==> run A: inputs <==
==> flow/design.v <==
module alu_design #(parameter W = 16, parameter N = 4) ( 
  clock, reset, CE, INP_valid, MODE, CMD, OPA, OPB, CIN, ERR, RES, OV, COUT, G, L, E);
  input clock;
  input reset;
  input CE;                     
  input [1:0] INP_valid;       
  input MODE;                  
  input [N-1:0] CMD;           
  input [W-1:0] OPA;           
  input [W-1:0] OPB;           
  input CIN;                   
  output reg ERR;              
  output reg [2*W-1:0] RES;    
  output reg OV;               
  output reg COUT;             
  output reg G;                
  output reg L;                
  output reg E;                
parameter SHIFT_W = $clog2(W);
reg [W-1:0] opa_r, opb_r;
reg [N-1:0] cmd_r;
reg [1:0] valid_r;
reg mode_r, cin_r;
reg [2*W - 1:0] res_comb;
reg cout_comb, ov_comb, g_comb, l_comb, e_comb, err_comb;
reg [SHIFT_W-1:0] shift_amount;
always @(posedge clock or posedge reset) begin
  if (reset) begin
    opa_r   <= 0;
    opb_r   <= 0;
    cmd_r   <= 0;
    valid_r <= 0;
    mode_r  <= 0;
    cin_r   <= 0;
  end else if (CE) begin
    opa_r   <= OPA;
    opb_r   <= OPB;
    cmd_r   <= CMD;
    valid_r <= INP_valid;
    mode_r  <= MODE;
    cin_r   <= CIN;
  end
end
always @(*) begin
  res_comb  = 0;
  cout_comb = 0;
  ov_comb   = 0;
  g_comb    = 0;
  l_comb    = 0;
  e_comb    = 0;
  err_comb  = 0;
  shift_amount = 0;
  if (mode_r) begin  
    case (valid_r)
      2'b01: begin  
        case (cmd_r)
          4'b0100: begin
            res_comb  = opa_r + 1;
            cout_comb = res_comb[W];
          end
          4'b0101: begin
            res_comb = opa_r - 1;
            ov_comb  = res_comb[W];
          end
          default: err_comb = 1;
        endcase
      end
      2'b10: begin  
        case (cmd_r)
          4'b0110: begin
            res_comb  = {{W{1'b0}}, opb_r + 1};
            cout_comb = res_comb[W];
          end
          4'b0111: begin
            res_comb = {{W{1'b0}}, opb_r - 1};
            ov_comb  = res_comb[W];
          end
          default: err_comb = 1;
        endcase
      end
      2'b11: begin  
        case (cmd_r)
          4'b0000: begin
            res_comb = opa_r + opb_r;
            cout_comb = res_comb[W];
          end
          4'b0001: begin
            res_comb = opa_r - opb_r;
            ov_comb = (opa_r < opb_r);
          end
          4'b0010: begin
            res_comb = opa_r + opb_r + cin_r;
            cout_comb = res_comb[W];
          end
          4'b0011: begin
            res_comb = opa_r - opb_r - cin_r;
            ov_comb = (opa_r < (opb_r + cin_r));
          end
          4'b1000: begin  
            if (opa_r == opb_r) begin
              e_comb = 1;
              g_comb = 0;
              l_comb = 0;
            end
            else if (opa_r > opb_r) begin
              e_comb = 0;
              g_comb = 1;
              l_comb = 0;
            end
            else begin
              e_comb = 0;
              g_comb = 0;
              l_comb = 1;
            end
          end
          4'b1001:   res_comb = (opa_r + 1) * (opb_r + 1);
          4'b1010: res_comb = (opa_r << 1) * opb_r;
          4'b1011: begin  
                   res_comb = $signed(opa_r) + $signed(opb_r);
                   ov_comb = (($signed(opa_r) > 0 && $signed(opb_r) > 0 && $signed(res_comb[W-1:0]) <= 0) ||
                             ($signed(opa_r) < 0 && $signed(opb_r) < 0 && $signed(res_comb[W-1:0]) >= 0));
                  if ($signed(opa_r) == $signed(opb_r)) begin
                    e_comb = 1;
                    g_comb = 0;
                    l_comb = 0;
                  end
                  else if ($signed(opa_r) > $signed(opb_r)) begin
                    e_comb = 0;
                    g_comb = 1;
                    l_comb = 0;
                  end
                  else begin
                    e_comb = 0;
                    g_comb = 0;
                    l_comb = 1;
                  end
          end
          4'b1100: begin  
                   res_comb = $signed(opa_r) - $signed(opb_r);
                   ov_comb = (($signed(opa_r) >= 0 && $signed(opb_r) < 0 && $signed(res_comb[W-1:0]) < 0) ||
                             ($signed(opa_r) < 0 && $signed(opb_r) >= 0 && $signed(res_comb[W-1:0]) >= 0));
                   if ($signed(opa_r) == $signed(opb_r)) begin
                     e_comb = 1;
                     g_comb = 0;
                     l_comb = 0;
                   end
                   else if ($signed(opa_r) > $signed(opb_r)) begin
                     e_comb = 0;
                     g_comb = 1;
                     l_comb = 0;
                   end
                   else begin
                     e_comb = 0;
                     g_comb = 0;
                     l_comb = 1;
                  end
          end
          default: err_comb = 1;
        endcase
      end
      default: err_comb = 1;
    endcase
  end else begin  
    case (valid_r)
      2'b01: begin  
        case (cmd_r)
          4'b0110:   res_comb = {{W{1'b0}}, ~opa_r};
          4'b1000:  res_comb = {{W{1'b0}}, opa_r >> 1};
          4'b1001:  res_comb = {{W{1'b0}}, opa_r << 1};
          default: err_comb = 1;
        endcase
      end
      2'b10: begin  
        case (cmd_r)
          4'b0111:   res_comb = {{W{1'b0}}, ~opb_r};
          4'b1010:  res_comb = {{W{1'b0}}, opb_r >> 1};
          4'b1011:  res_comb = {{W{1'b0}}, opb_r << 1};
          default: err_comb = 1;
        endcase
      end
      2'b11: begin  
        case (cmd_r)
          4'b0000:   res_comb = {{W{1'b0}}, opa_r & opb_r};
          4'b0001:  res_comb = {{W{1'b0}}, ~(opa_r & opb_r)};
          4'b0010:    res_comb = {{W{1'b0}}, opa_r | opb_r};
          4'b0011:   res_comb = {{W{1'b0}}, ~(opa_r | opb_r)};
          4'b0100:   res_comb = {{W{1'b0}}, opa_r ^ opb_r};
          4'b0101:  res_comb = {{W{1'b0}}, ~(opa_r ^ opb_r)};
          4'b1100: begin  
            if (|opb_r[W-1:SHIFT_W+1])   
              err_comb = 1;
            else begin
              shift_amount = opb_r[SHIFT_W-1:0];
              res_comb = {{W{1'b0}}, (opa_r << shift_amount) | (opa_r >> (W - shift_amount))};
            end
          end
          4'b1101: begin  
            if (|opb_r[W-1:SHIFT_W+1])   
              err_comb = 1;
            else begin
              shift_amount = opb_r[SHIFT_W-1:0];
              res_comb = {{W{1'b0}}, (opa_r >> shift_amount) | (opa_r << (W - shift_amount))};
            end
          end
          default: err_comb = 1;
        endcase
      end
      default: err_comb = 1;
    endcase
  end
end
always @(posedge clock or posedge reset) begin
  if (reset) begin
    RES  <= 0;
    COUT <= 0;
    OV   <= 0;
    G    <= 0;
    L    <= 0;
    E    <= 0;
    ERR  <= 0;
  end else if (CE) begin
    RES  <= res_comb;
    COUT <= cout_comb;
    OV   <= ov_comb;
    G    <= g_comb;
    L    <= l_comb;
    E    <= e_comb;
    ERR  <= err_comb;
  end
end
endmodule
==> flow/run.sh <==
#!/bin/bash
# the make line also repeats each setting of config.mk as NAME=value (left out here)
make -C /OpenROAD-flow-scripts/flow DESIGN_CONFIG=/design/flow/config.mk WORK_HOME=/design/flow/orfs CLKGATE_MAP_FILE= finish
==> flow/config.mk <==
export PLATFORM = sky130hd
export DESIGN_NAME = alu_design
export DESIGN_NICKNAME = alu_design
export VERILOG_FILES = /design/flow/design.v
export SDC_FILE = /design/flow/constraint.sdc
export NUM_CORES = 4
export LEC_CHECK = 0
export ABC_AREA = 1
export CAP_MARGIN = 20
export CORE_MARGIN = 2
export CORE_UTILIZATION = 72
export CTS_CLUSTER_DIAMETER = 384
export CTS_CLUSTER_SIZE = 15
export HOLD_SLACK_MARGIN = 0.29
export PLACE_DENSITY_LB_ADDON = 0.14
export SETUP_SLACK_MARGIN = 0.9
export SLEW_MARGIN = 20
==> flow/constraint.sdc <==
create_clock -name core_clock -period 4.4 [get_ports {clock}]
set_input_delay 0.8800 -clock core_clock [delete_from_list [all_inputs] [get_ports {clock}]]
set_output_delay 0.8800 -clock core_clock [all_outputs]
set_load 0.01 [all_outputs]
==> run G (differences from run A) <==
ABC_AREA = default   (was 1)
CELL_PAD_IN_SITES_DETAIL_PLACEMENT = 0   (was default)
CORE_UTILIZATION = 55   (was 72)
CTS_CLUSTER_DIAMETER = default   (was 384)
CTS_CLUSTER_SIZE = 56   (was 15)
GPL_ROUTABILITY_DRIVEN = 1   (was default)
MAX_ROUTING_LAYER = met5   (was default)
PLACE_DENSITY_LB_ADDON = 0.24   (was 0.14)
SETUP_SLACK_MARGIN = 1.19   (was 0.9)
==> flow/constraint.sdc (replaced) <==
create_clock -name core_clock -period 7.8 [get_ports {clock}]
set_input_delay 1.5600 -clock core_clock [delete_from_list [all_inputs] [get_ports {clock}]]
set_output_delay 1.5600 -clock core_clock [all_outputs]
set_load 0.01 [all_outputs]
==> run Y (differences from run A) <==
ABC_AREA = default   (was 1)
CORE_UTILIZATION = 45   (was 72)
CTS_CLUSTER_DIAMETER = default   (was 384)
CTS_CLUSTER_SIZE = default   (was 15)
HOLD_SLACK_MARGIN = default   (was 0.29)
PLACE_DENSITY = 0.6   (was default)
PLACE_DENSITY_LB_ADDON = default   (was 0.14)
SETUP_SLACK_MARGIN = default   (was 0.9)
==> flow/constraint.sdc (replaced) <==
create_clock -name core_clock -period 8.08 [get_ports {clock}]
set_input_delay 1.6160 -clock core_clock [delete_from_list [all_inputs] [get_ports {clock}]]
set_output_delay 1.6160 -clock core_clock [all_outputs]
set_load 0.01 [all_outputs]
==> notes <==
Of run G and run Y, run G has the higher hold slack (gap 0.026 ns).
Setup slack: run Y is worse than run G (0.23 ns).
Non-clock buffer count: run Y is lower than run G (171).
Run Y finished clean. Run A died in 5_1_grt. Run G completed with no timing, DRC or antenna violations.
In run Y the via count is smaller than in run G, by about 5%.
Of run G and run Y, run Y has the higher sequential share of layout area (gap 0.41 points).
Flip-flop count is the same in run Y and run G.
==> figures <==
                                                          run Y           run G                   run A
Routed metal-1 wire length                             53000 µm        51600 µm                       -
Inverter count                                              591             591                       -
Clk_buf instances                                             9               9                       -
Sequential cell count of the final layout                    78              78                       -
Multiplexer share                                         3.39%           3.39%                 0.0318%
Worst slew margin relative to its limit                   16.5%           12.8%                       -
Area of the core                                      65700 µm²       53700 µm²               43100 µm²
Met2 routed WL                                         57900 µm        58900 µm                       -
Net count of the mapped netlist                            4543            4543                    5506
Count of different cell masters after synthesis              82              82                      64
Cells after Synth                                          3809            3809                    4772
Register fraction of the total cell area                  5.86%           5.44%                       -
Num rows                                                     94              85                      76
Run status                                       finished clean  finished clean  stopped before the end
Last stage reached                                            -               -                 5_1_grt
Sort of element at the end of the critical path        register        register                       -
Ratio of layout area to synthesized area                 1.121x          1.213x                       -
CP Capture Point                                        RES[31]         RES[28]                       -
Hold Startpoint                                         RES[10]         RES[19]                       -

==> 05-06 <==
RTL: the design.v shown in full above, as it stands there.
make LEC_CHECK=0 ABC_AREA=1 CAP_MARGIN=0 CORE_MARGIN=2 CORE_UTILIZATION=72 CTS_CLUSTER_DIAMETER=349 CTS_CLUSTER_SIZE=99 PLACE_DENSITY=0.39 SETUP_SLACK_MARGIN=1.52 SLEW_MARGIN=40 TNS_END_PERCENT=5 finish   # period 5.13 ns
run.sh (not shown) runs the stock make flow with config.mk's settings and CLKGATE_MAP_FILE=.
==> 11-09: changes against 05-06 <==
- CAP_MARGIN: 0 -> 20
- CELL_PAD_IN_SITES_DETAIL_PLACEMENT: not set -> 1
- CELL_PAD_IN_SITES_GLOBAL_PLACEMENT: not set -> 3
- CORE_ASPECT_RATIO: not set -> 1.37
- CORE_MARGIN: 2 -> 8
- CORE_UTILIZATION: 72 -> 15
- CTS_CLUSTER_DIAMETER: 349 -> not set
- CTS_CLUSTER_SIZE: 99 -> 96
- GPL_ROUTABILITY_DRIVEN: not set -> 1
- GPL_TIMING_DRIVEN: not set -> 0
- MAX_ROUTING_LAYER: not set -> met4
- MIN_ROUTING_LAYER: not set -> met2
- PLACE_DENSITY: 0.39 -> not set
- SETUP_SLACK_MARGIN: 1.52 -> 0.43
- SLEW_MARGIN: 40 -> 20
- TNS_END_PERCENT: 5 -> 90
==> flow/constraint.sdc (replaced) <==
create_clock -name core_clock -period 8.3 [get_ports {clock}]
set_input_delay 1.6600 -clock core_clock [delete_from_list [all_inputs] [get_ports {clock}]]
set_output_delay 1.6600 -clock core_clock [all_outputs]
set_load 0.01 [all_outputs]
==> 12-15: changes against 05-06 <==
- CAP_MARGIN: 0 -> 20
- CORE_ASPECT_RATIO: not set -> 1.9
- CORE_UTILIZATION: 72 -> 40
- CTS_CLUSTER_DIAMETER: 349 -> 385
- CTS_CLUSTER_SIZE: 99 -> 94
- HOLD_SLACK_MARGIN: not set -> -0.09
- PLACE_DENSITY: 0.39 -> 0.42
- SETUP_SLACK_MARGIN: 1.52 -> not set
- SLEW_MARGIN: 40 -> 20
- TNS_END_PERCENT: 5 -> not set
==> flow/constraint.sdc (replaced) <==
create_clock -name core_clock -period 8.3 [get_ports {clock}]
set_input_delay 1.6600 -clock core_clock [delete_from_list [all_inputs] [get_ports {clock}]]
set_output_delay 1.6600 -clock core_clock [all_outputs]
set_load 0.01 [all_outputs]
==> results <==
Status: 05-06 stopped before the end; 12-15 complete, no violations; 11-09 complete, no violations
Failing step: 05-06 5_1_grt; 12-15 -; 11-09 -
Routed length on met3: 05-06 -; 12-15 10600 microns; 11-09 93400 microns
Transition time of the tightest slew-check pin: 05-06 -; 12-15 1.04 ns; 11-09 1.20 ns
Endpoint of the worst hold path: 05-06 -; 12-15 RES[11]; 11-09 RES[19]
Final design instance area without fill: 05-06 -; 12-15 34100 sq um; 11-09 38700 sq um
Met1 WL: 05-06 -; 12-15 53500 microns; 11-09 0 microns
Cell depth of the worst setup path: 05-06 -; 12-15 28; 11-09 28
CP startpoint kind: 05-06 -; 12-15 register; 11-09 register
Biggest area consumer among cell classes: 05-06 -; 12-15 multi-input combinational cells; 11-09 multi-input combinational cells
#MultiIn Comb: 05-06 -; 12-15 3565; 11-09 3565
Number of tap cells inserted: 05-06 -; 12-15 1001; 11-09 2786
Total of buffers placed on input and output ports: 05-06 80; 12-15 80; 11-09 79
Flop share of the area: 05-06 -; 12-15 5.73%; 11-09 5.20%
Count of final setup violators: 05-06 -; 12-15 0; 11-09 0
Setup slack after placement: 05-06 -1.75 ns; 12-15 0.684 ns; 11-09 -2.72 ns
Non-clock buffer share: 05-06 -; 12-15 5.54%; 11-09 7.83%
Cell repeated most along the worst path: 05-06 -; 12-15 sky130_fd_sc_hd__nand2_1; 11-09 sky130_fd_sc_hd__fa_1
Aggregate routed wire length: 05-06 -; 12-15 175000 microns; 11-09 243000 microns

==> inputs of lagoon <==
// alu_design: RTL as listed in full above, without the edits since
export LEC_CHECK = 0
export ABC_AREA = 1
export CAP_MARGIN = 20
export CORE_MARGIN = 2
export CORE_UTILIZATION = 68
export CTS_CLUSTER_DIAMETER = 349
export CTS_CLUSTER_SIZE = 99
export PLACE_DENSITY = 0.6
export SETUP_SLACK_MARGIN = 1.52
export SLEW_MARGIN = 40
export TNS_END_PERCENT = 5
create_clock -name core_clock -period 5.13 [get_ports {clock}]
==> maple: changes against lagoon <==
CORE_UTILIZATION = 40   (was 68)
CTS_CLUSTER_DIAMETER = 385   (was 349)
CTS_CLUSTER_SIZE = 94   (was 99)
HOLD_SLACK_MARGIN = -0.09   (was not set)
PLACE_DENSITY = 0.84   (was 0.6)
SETUP_SLACK_MARGIN = not set   (was 1.52)
SLEW_MARGIN = 20   (was 40)
TNS_END_PERCENT = not set   (was 5)
==> flow/constraint.sdc (replaced) <==
create_clock -name core_clock -period 8.3 [get_ports {clock}]
set_input_delay 1.6600 -clock core_clock [delete_from_list [all_inputs] [get_ports {clock}]]
set_output_delay 1.6600 -clock core_clock [all_outputs]
set_load 0.01 [all_outputs]
==> comparison <==
- Die size: lagoon is lower than maple (about 40%).
- Synthesized cell count is the same in lagoon and maple.
- maple finished with timing, DRC and antenna clean. lagoon failed in 5_1_grt (GRT-0116).
- Synthesized area is the same in maple and lagoon.
==> figures <==
|  | lagoon | maple |
|---|---|---|
| Result of the run | did not finish | no timing/DRC/antenna violations |
| Last stage reached | 5_1_grt | - |
| Die outline width | 219 um | 285 um |
| Row count | 78 | 102 |
| Floorplan core area | 0.0456 mm^2 | 0.0777 mm^2 |
| Number of buffers inserted by post-CTS setup repair | 46 | 0 |
| FP Core Util | 0.691 | 0.405 |
| Die Height | 219 um | 285 um |
| Worst setup slack after placement | -1.94 ns | 0.568 ns |
| Post-cts sizing count | 241 | 0 |
| Cell accounting for the most synthesized area | sky130_fd_sc_hd__fa_1 | sky130_fd_sc_hd__fa_1 |
| Placer Congestion | 1.20 | 1.10 |
| Floorplan die area | 0.0480 mm^2 | 0.0810 mm^2 |
| Cell Area, Placed | 0.0364 mm^2 | 0.0335 mm^2 |
| Number of clock sinks seen by CTS | 78 | 78 |
| Estimated wirelength of the detail-placed design | 116000 um | 107000 um |
| Post-synth mux share | 0.000318 | 0.000318 |
| Post-Place Cells | 5767 | 5800 |
| Register area share after synthesis | 0.0620 | 0.0620 |
